==> v5 <==
==> flow/design.v <==
`timescale 1ns / 1ps
module pipelined(
    input  wire              clk,
    input  wire              rst,
    input  wire              in_valid,
    output wire              in_ready,
    input  wire signed [15:0] a,
    input  wire signed [15:0] b,
    input  wire signed [15:0] c,
    input  wire signed [15:0] d,
    input  wire signed [15:0] e,
    output reg               out_valid,
    input  wire              out_ready,
    output reg signed [31:0]  y
);
    wire s3_ready_in;
    wire s2_ready_in;
    wire s1_ready_in;
    assign s3_ready_in = (~out_valid) || (out_valid && out_ready);
    assign s2_ready_in = (~s2_valid)  || (s2_valid  && s3_ready_in);
    assign s1_ready_in = (~s1_valid)  || (s1_valid  && s2_ready_in);
    assign in_ready = s1_ready_in;
    wire in_send = in_valid && in_ready;
    reg signed [31:0] s1_p1;
    reg signed [31:0] s1_p2;
    reg signed [15:0] s1_e;
    reg               s1_valid;
    always @(posedge clk) begin
        if (rst) begin
            s1_valid <= 1'b0;
            s1_p1    <= 32'sd0;
            s1_p2    <= 32'sd0;
            s1_e     <= 16'sd0;
        end else if (s1_ready_in) begin
            s1_valid <= in_send;
            if (in_send) begin
                s1_p1 <= $signed(a) * $signed(b);
                s1_p2 <= $signed(c) * $signed(d);
                s1_e  <= e;
            end
        end
    end
    reg signed [31:0] s2_s;
    reg signed [15:0] s2_e;
    reg               s2_valid;
    always @(posedge clk) begin
        if (rst) begin
            s2_valid <= 1'b0;
            s2_s     <= 32'sd0;
            s2_e     <= 16'sd0;
        end else if (s2_ready_in) begin
            s2_valid <= s1_valid;
            if (s1_valid) begin
                s2_s <= s1_p1 + s1_p2;
                s2_e <= s1_e;
            end
        end
    end
    always @(posedge clk) begin
        if (rst) begin
            out_valid <= 1'b0;
            y         <= 32'sd0;
        end else if (s3_ready_in) begin
            out_valid <= s2_valid;
            if (s2_valid) begin
                y <= s2_s + $signed(s2_e);
            end
        end
    end
endmodule
==> flow/run.sh <==
#!/bin/bash
# the make line also repeats each setting of config.mk as NAME=value (left out here)
make -C /OpenROAD-flow-scripts/flow DESIGN_CONFIG=/design/flow/config.mk WORK_HOME=/design/flow/orfs CLKGATE_MAP_FILE= finish
==> flow/config.mk <==
export PLATFORM = sky130hd
export DESIGN_NAME = pipelined
export DESIGN_NICKNAME = pipelined
export VERILOG_FILES = /design/flow/design.v
export SDC_FILE = /design/flow/constraint.sdc
export NUM_CORES = 4
export LEC_CHECK = 0
export CAP_MARGIN = 20
export CORE_MARGIN = 2
export CORE_UTILIZATION = 72
export CTS_CLUSTER_SIZE = 59
export PLACE_DENSITY = 0.67
export SETUP_SLACK_MARGIN = -0.1
export SLEW_MARGIN = 20
==> flow/constraint.sdc <==
create_clock -name core_clock -period 6.23 [get_ports {clk}]
set_input_delay 1.2460 -clock core_clock [delete_from_list [all_inputs] [get_ports {clk}]]
set_output_delay 1.2460 -clock core_clock [all_outputs]
set_load 0.01 [all_outputs]
==> inputs of v7, as changes to v5 <==
CORE_UTILIZATION = 40   (was 72)
CTS_CLUSTER_SIZE = default   (was 59)
PLACE_DENSITY = default   (was 0.67)
SETUP_SLACK_MARGIN = 1.77   (was -0.1)
==> flow/constraint.sdc (replaced) <==
create_clock -name core_clock -period 7.79 [get_ports {clk}]
set_input_delay 1.5580 -clock core_clock [delete_from_list [all_inputs] [get_ports {clk}]]
set_output_delay 1.5580 -clock core_clock [all_outputs]
set_load 0.01 [all_outputs]
==> inputs of v27, as changes to v5 <==
CTS_CLUSTER_SIZE = default   (was 59)
SETUP_SLACK_MARGIN = -0.32   (was -0.1)
==> flow/constraint.sdc (replaced) <==
create_clock -name core_clock -period 5.9 [get_ports {clk}]
set_input_delay 1.1800 -clock core_clock [delete_from_list [all_inputs] [get_ports {clk}]]
set_output_delay 1.1800 -clock core_clock [all_outputs]
set_load 0.01 [all_outputs]
==> inputs of v26, as changes to v5 <==
CORE_UTILIZATION = 10   (was 72)
CTS_CLUSTER_SIZE = default   (was 59)
PLACE_DENSITY = default   (was 0.67)
SETUP_SLACK_MARGIN = default   (was -0.1)
==> flow/constraint.sdc (replaced) <==
create_clock -name core_clock -period 9.96 [get_ports {clk}]
set_input_delay 1.9920 -clock core_clock [delete_from_list [all_inputs] [get_ports {clk}]]
set_output_delay 1.9920 -clock core_clock [all_outputs]
set_load 0.01 [all_outputs]
==> qor summary <==
item                                                                    v7                    v26                    v27                         v5
Outcome                                                     finished clean         finished clean        failed layout checks  aborted with a tool error
Stage where the flow stopped                                             -                      -                      -                    5_1_grt
Reasons for failing layout checks                                        -                      -   negative setup slack                          -
Die width                                                         269.4 µm               534.8 µm               201.8 µm                   201.8 µm
Antenna cells                                                            0                      5                      1                          -
Buffer count from post-CTS setup fixing                                 93                      0                     32                         68
Placer Congestion                                                   0.8421                 0.7983                 0.9339                     0.9500
Non-clock buffer count                                                 420                    147                    476                          -
First drt pass iteration count                                           7                      5                      6                          -
Most used cell along the critical path               sky130_fd_sc_hd__fa_1  sky130_fd_sc_hd__fa_1  sky130_fd_sc_hd__fa_1                          -
Non-clock buffers, area share                                       11.23%                 4.053%                 12.04%                          -
Final setup violation count                                              0                      0                     39                          -
Inverters                                                              597                    597                    597                          -
DRC violation count after routing                                        0                      0                      0                          -
Total number of vias                                                22,440                 21,580                 26,440                          -
Die outline height                                                269.4 µm               534.8 µm               201.8 µm                   201.8 µm
Final-layout fill cell count                                         6,714                 32,100                  1,753                          -
Area occupied by registers                                        3263 µm²               3263 µm²               3263 µm²                          -
Core Rows                                                               97                    194                     72                         72
Clock Buffer Count                                                      18                     18                     17                          -
Area growth from synthesis to layout                                22.88%                 22.08%                 21.40%                          -
Nets                                                                 4,398                  4,125                  4,454                          -
Sum of buffers and inverters on the critical path                        7                      4                      5                          -
Max-cap viol count                                                       0                      0                      0                          -
CP Capture Type                                                       flop                   flop                   flop                          -
Placed cell areas                                               31,980 µm²             33,790 µm²             32,500 µm²                 32,320 µm²

==> run C <==
// pipelined: RTL as listed in full above, without the edits since
export LEC_CHECK = 0
export CAP_MARGIN = 10
export CELL_PAD_IN_SITES_GLOBAL_PLACEMENT = 3
export CORE_MARGIN = 2
export CORE_UTILIZATION = 40
export SLEW_MARGIN = 20
export TNS_END_PERCENT = 40
create_clock -name core_clock -period 8.0 [get_ports {clk}]
run.sh (not shown) runs the stock make flow with config.mk's settings and CLKGATE_MAP_FILE=.
==> inputs of run E, as changes to run C <==
--- a/flow/config.mk
+++ b/flow/config.mk
@@ -6,8 +6,12 @@
 export NUM_CORES = 4
 export LEC_CHECK = 0
-export CAP_MARGIN = 10
-export CELL_PAD_IN_SITES_GLOBAL_PLACEMENT = 3
+export ABC_AREA = 1
+export CAP_MARGIN = 20
+export CORE_ASPECT_RATIO = 1.77
 export CORE_MARGIN = 2
 export CORE_UTILIZATION = 40
+export CTS_CLUSTER_DIAMETER = 313
+export CTS_CLUSTER_SIZE = 100
+export SETUP_SLACK_MARGIN = -0.79
 export SLEW_MARGIN = 20
-export TNS_END_PERCENT = 40
+export TNS_END_PERCENT = 5
==> Slide: Implementation Results <==
Run Summary

Setup path
  – Critical Path Source: d[4]
  – Worst Path Buf+Inv: 6

Die
  – Tapcells: 940

Status
  – Outcome: finished clean

Detailed routing
  – Met3 WL: 1.57 mm

Cells and area
  – Clk_buf instances: 18

Place
  – Placed Instances: 4,353

Global routing
  – GRT met2 Usage: 38.2%
That was run C.
==> Slide: Implementation Results <==
Run Summary

Status
  – Outcome: finished clean

Global routing
  – GRT met2 Usage: 44.2%
  – Met1 Usage GRT: 22.8%

Detailed routing
  – Met3 WL: 2.21 mm

Setup path
  – Critical Path Source: a[15]
  – Worst Path Buf+Inv: 7

Die
  – Tapcells: 1,050

Cells and area
  – Clk_buf instances: 17
  – Filler cell count in the final layout: 8,351

Logic synthesis
  – Floorplan Nets: 5,473
  – Ys cells: 4,637
That was run E.

==> raven: inputs <==
// pipelined: RTL as listed in full above, without the edits since
Settings: LEC_CHECK=0, ABC_AREA=1, CAP_MARGIN=20, CORE_ASPECT_RATIO=0.5, CORE_MARGIN=2, CORE_UTILIZATION=69, CTS_CLUSTER_DIAMETER=372, CTS_CLUSTER_SIZE=96, PLACE_DENSITY=0.38, SETUP_SLACK_MARGIN=1.39, SLEW_MARGIN=20, TNS_END_PERCENT=10; clock period 4.64 ns.
==> pepper (differences from raven) <==
ABC_AREA = default   (was 1)
CORE_UTILIZATION = 65   (was 69)
CTS_CLUSTER_DIAMETER = 246   (was 372)
CTS_CLUSTER_SIZE = 100   (was 96)
PLACE_DENSITY = default   (was 0.38)
SETUP_SLACK_MARGIN = default   (was 1.39)
==> flow/constraint.sdc (replaced) <==
create_clock -name core_clock -period 8.0 [get_ports {clk}]
set_input_delay 1.6000 -clock core_clock [delete_from_list [all_inputs] [get_ports {clk}]]
set_output_delay 1.6000 -clock core_clock [all_outputs]
set_load 0.01 [all_outputs]
==> qor summary <==
|  | raven | pepper |
|---|---|---|
| Outcome | stopped before the end | complete, no violations |
| Last stage reached | 5_1_grt | - |
| Row count | 55 | 53 |
| Cell area after placement | 0.0366 mm² | 0.0307 mm² |
| Fraction of the core area occupied by cells at floorplan | 70.3% | 66.5% |
| Postcts setup bufs | 135 | 0 |
| Area share of the largest cell type after synthesis | 32.9% | 37.4% |
| Last weighted congestion value of the routability-driven placer | 0.990 | 0.953 |
| Core region area | 0.0455 mm² | 0.0424 mm² |
| Cells after DPL | 5532 | 3951 |
| Post-Synthesis Net Count | 5473 | 4081 |
| Mux contribution to synthesized area | 0% | 0.249% |
| Share of the yosys chip area belonging to registers | 10.2% | 11.6% |
| Cell count after synthesis | 4637 | 3245 |
| Die span in x | 308 µm | 298 µm |
| Post-synthesis simple-gate area fraction | 24.7% | 18.2% |
| Complex Gates by Area | 5.24% | 10.2% |
| Post-synthesis share of cell area spent on full adders, half adders and majority gates | 41.8% | 47.4% |
| CTS resizes | 694 | 0 |
| Vertical die dimension | 156 µm | 151 µm |
| Cell area after technology mapping | 0.0320 mm² | 0.0282 mm² |
| Cell total in the yosys stat output | 4637 | 3245 |
| Distinct cells, synth | 37 | 66 |
| Mean instance size in the synthesized netlist | 6.89 µm² | 8.68 µm² |
| Area of the die | 0.0482 mm² | 0.0451 mm² |

==> inputs of v25 <==
// pipelined: RTL as listed in full above, without the edits since
==> flow/config.mk <==
export PLATFORM = sky130hd
export DESIGN_NAME = pipelined
export DESIGN_NICKNAME = pipelined
export VERILOG_FILES = /design/flow/design.v
export SDC_FILE = /design/flow/constraint.sdc
export NUM_CORES = 4
export LEC_CHECK = 0
export ABC_AREA = 1
export CAP_MARGIN = 20
export CORE_MARGIN = 2
export CORE_UTILIZATION = 40
export CTS_CLUSTER_DIAMETER = 383
export CTS_CLUSTER_SIZE = 100
export PLACE_DENSITY = 0.77
export SLEW_MARGIN = 20
export TNS_END_PERCENT = 10
==> flow/constraint.sdc <==
create_clock -name core_clock -period 8.0 [get_ports {clk}]
set_input_delay 1.6000 -clock core_clock [delete_from_list [all_inputs] [get_ports {clk}]]
set_output_delay 1.6000 -clock core_clock [all_outputs]
set_load 0.01 [all_outputs]
==> inputs of v4, as changes to v25 <==
Settings changed: ABC_AREA 1 to default, CORE_UTILIZATION 40 to 66, CTS_CLUSTER_DIAMETER 383 to default, CTS_CLUSTER_SIZE 100 to default, PLACE_DENSITY 0.77 to default, SETUP_SLACK_MARGIN from default to 1.28, TNS_END_PERCENT 10 to default.
==> flow/constraint.sdc (replaced) <==
create_clock -name core_clock -period 5.63 [get_ports {clk}]
set_input_delay 1.1260 -clock core_clock [delete_from_list [all_inputs] [get_ports {clk}]]
set_output_delay 1.1260 -clock core_clock [all_outputs]
set_load 0.01 [all_outputs]
==> results <==
v25 ran to the end with no violations. v4 completed and failed the layout checks on negative setup slack. Worst hold slack: v4 is worse than v25 (0.024 ns). Of v4 and v25, v4 has the higher routed wire length (gap 1.4%, measured against v25). Of v4 and v25, v4 has the higher count of clock-buffer cells in the layout (gap 3). In v4 the synthesized cell count is lower than in v25, by 30%.

==> 06-01 <==
RTL: the design.v shown in full above, as it stands there.
==> flow/config.mk <==
export PLATFORM = sky130hd
export DESIGN_NAME = pipelined
export DESIGN_NICKNAME = pipelined
export VERILOG_FILES = /design/flow/design.v
export SDC_FILE = /design/flow/constraint.sdc
export NUM_CORES = 4
export LEC_CHECK = 0
export CAP_MARGIN = 20
export CORE_MARGIN = 2
export CORE_UTILIZATION = 27
export SLEW_MARGIN = 20
==> flow/constraint.sdc <==
create_clock -name core_clock -period 7.79 [get_ports {clk}]
set_input_delay 1.5580 -clock core_clock [delete_from_list [all_inputs] [get_ports {clk}]]
set_output_delay 1.5580 -clock core_clock [all_outputs]
set_load 0.01 [all_outputs]
==> 09-03 (differences from 06-01) <==
CORE_UTILIZATION = 65   (was 27)
CTS_CLUSTER_DIAMETER = 246   (was unset)
CTS_CLUSTER_SIZE = 100   (was unset)
==> flow/constraint.sdc (replaced) <==
create_clock -name core_clock -period 8.0 [get_ports {clk}]
set_input_delay 1.6000 -clock core_clock [delete_from_list [all_inputs] [get_ports {clk}]]
set_output_delay 1.6000 -clock core_clock [all_outputs]
set_load 0.01 [all_outputs]
==> results.yml <==
# physical design summary
finish:
  n_all_buffers: 309
worst_hold_path:
  hp-start: "s1_e[7]$_SDFFE_PP0P_"
placed_design:
  dp.cells: 4812
timing:
  post-route-period-util_pct: 96.3
outcome:
  outcome: "finished clean"
Source of the figures above: 06-01

==> results.yml <==
# physical design summary
placed_design:
  dp.cells: 3953
worst_hold_path:
  hp-start: "s1_e[8]$_SDFFE_PP0P_"
outcome:
  outcome: "finished clean"
Source of the figures above: 09-03


==> inputs of 12-12 <==
// pipelined: RTL as listed in full above, without the edits since
clock: 8.0 ns
lec_check: 0
abc_area: 1
cap_margin: 20
core_margin: 2
core_utilization: 40
cts_cluster_diameter: 383
cts_cluster_size: 100
setup_slack_margin: -0.79
slew_margin: 20
==> inputs of 03-13, as changes to 12-12 <==
CORE_ASPECT_RATIO = 0.5   (was unset)
CORE_UTILIZATION = 66   (was 40)
CTS_CLUSTER_DIAMETER = 301   (was 383)
==> qor summary <==
| quantity | 03-13 | 12-12 |
|---|---|---|
| Result of the run | timing/DRC/antenna clean | timing/DRC/antenna clean |
| Final layout net count | 5532 | 5531 |
| Total number of vias | 29000 | 27100 |
| Multi-input gate share of the layout cell area | 67.8% | 66.8% |
| Met3 routing resource usage after global routing | 9.21% | 1.57% |
| GRT Resource Usage Total | 36.4% | 20.6% |
| Wire length after detailed routing | 88900 um | 81900 um |
| Final setup slack of the worst path | 492 ps | 673 ps |
| Final worst-path cycle share | 93.9% | 91.6% |
| Worst R2R End | s1_p2[25]$_SDFFE_PP0P_ | s1_p1[10]$_SDFFE_PP0P_ |
| DR WL/cell | 16.6 um | 14.2 um |
| Antenna violations before repair | 1 | 0 |

==> inputs of wip/amber <==
Starts from the design.v that is shown in full above.
Settings: LEC_CHECK=0, CAP_MARGIN=20, CORE_MARGIN=2, CORE_UTILIZATION=72, CTS_CLUSTER_DIAMETER=174, CTS_CLUSTER_SIZE=95, SETUP_SLACK_MARGIN=2.94, SLEW_MARGIN=20, TNS_END_PERCENT=5; clock period 9.96 ns.
==> wip/indigo (differences from wip/amber) <==
- CORE_UTILIZATION: 72 -> 65
- CTS_CLUSTER_DIAMETER: 174 -> not set
- CTS_CLUSTER_SIZE: 95 -> 53
- MAX_ROUTING_LAYER: not set -> met4
- SETUP_SLACK_MARGIN: 2.94 -> not set
- TNS_END_PERCENT: 5 -> 60
==> flow/constraint.sdc (replaced) <==
create_clock -name core_clock -period 4.83 [get_ports {clk}]
set_input_delay 0.9660 -clock core_clock [delete_from_list [all_inputs] [get_ports {clk}]]
set_output_delay 0.9660 -clock core_clock [all_outputs]
set_load 0.01 [all_outputs]
==> wip/harbor (differences from wip/amber) <==
- CAP_MARGIN: 20 -> 5
- CTS_CLUSTER_DIAMETER: 174 -> 330
- CTS_CLUSTER_SIZE: 95 -> 32
- PLACE_DENSITY: not set -> 0.67
- SETUP_SLACK_MARGIN: 2.94 -> 1.54
- TNS_END_PERCENT: 5 -> not set
==> flow/constraint.sdc (replaced) <==
create_clock -name core_clock -period 6.35 [get_ports {clk}]
set_input_delay 1.2700 -clock core_clock [delete_from_list [all_inputs] [get_ports {clk}]]
set_output_delay 1.2700 -clock core_clock [all_outputs]
set_load 0.01 [all_outputs]
==> flow_metrics.env <==
# source this file to load flow results
export IMPL_min_from="y[5]"
export IMPL_wl_per_cell_um=17.7
export IMPL_crit_top_cell="fa_1"
export IMPL_seq_share_pct=10.6
export IMPL_outcome="complete, no violations"
export IMPL_period_minus_slack_ns=7.37
(the above is from wip/amber)
==> flow_metrics.env <==
# flow metrics
export IMPL_outcome="stopped before the end"
export IMPL_haltStage="global routing (5_1_grt)"
export IMPL_edf_count=0
export IMPL_cts_setup_buffers=84
export IMPL_hpwl_um=64300
export IMPL_syn_area_per_cell_um2=8.68
export IMPL_common_cells="596 x inv_1, 526 x fa_1, 476 x nand2_1"
export IMPL_synthArstFlopShare_pct=0
(the above is from wip/harbor)
==> flow_metrics.env <==
# source this file to load flow results
export IMPL_crit_top_cell="fa_1"
export IMPL_min_from="y[21]"
export IMPL_outcome="failed layout checks"
export IMPL_setup_slack_ns=-1.52
export IMPL_wl_per_cell_um=18.6
export IMPL_seq_share_pct=9.18
export IMPL_failed_checks="setup timing"
export IMPL_period_minus_slack_ns=6.35
export IMPL_setup_violations=48
(the above is from wip/indigo)
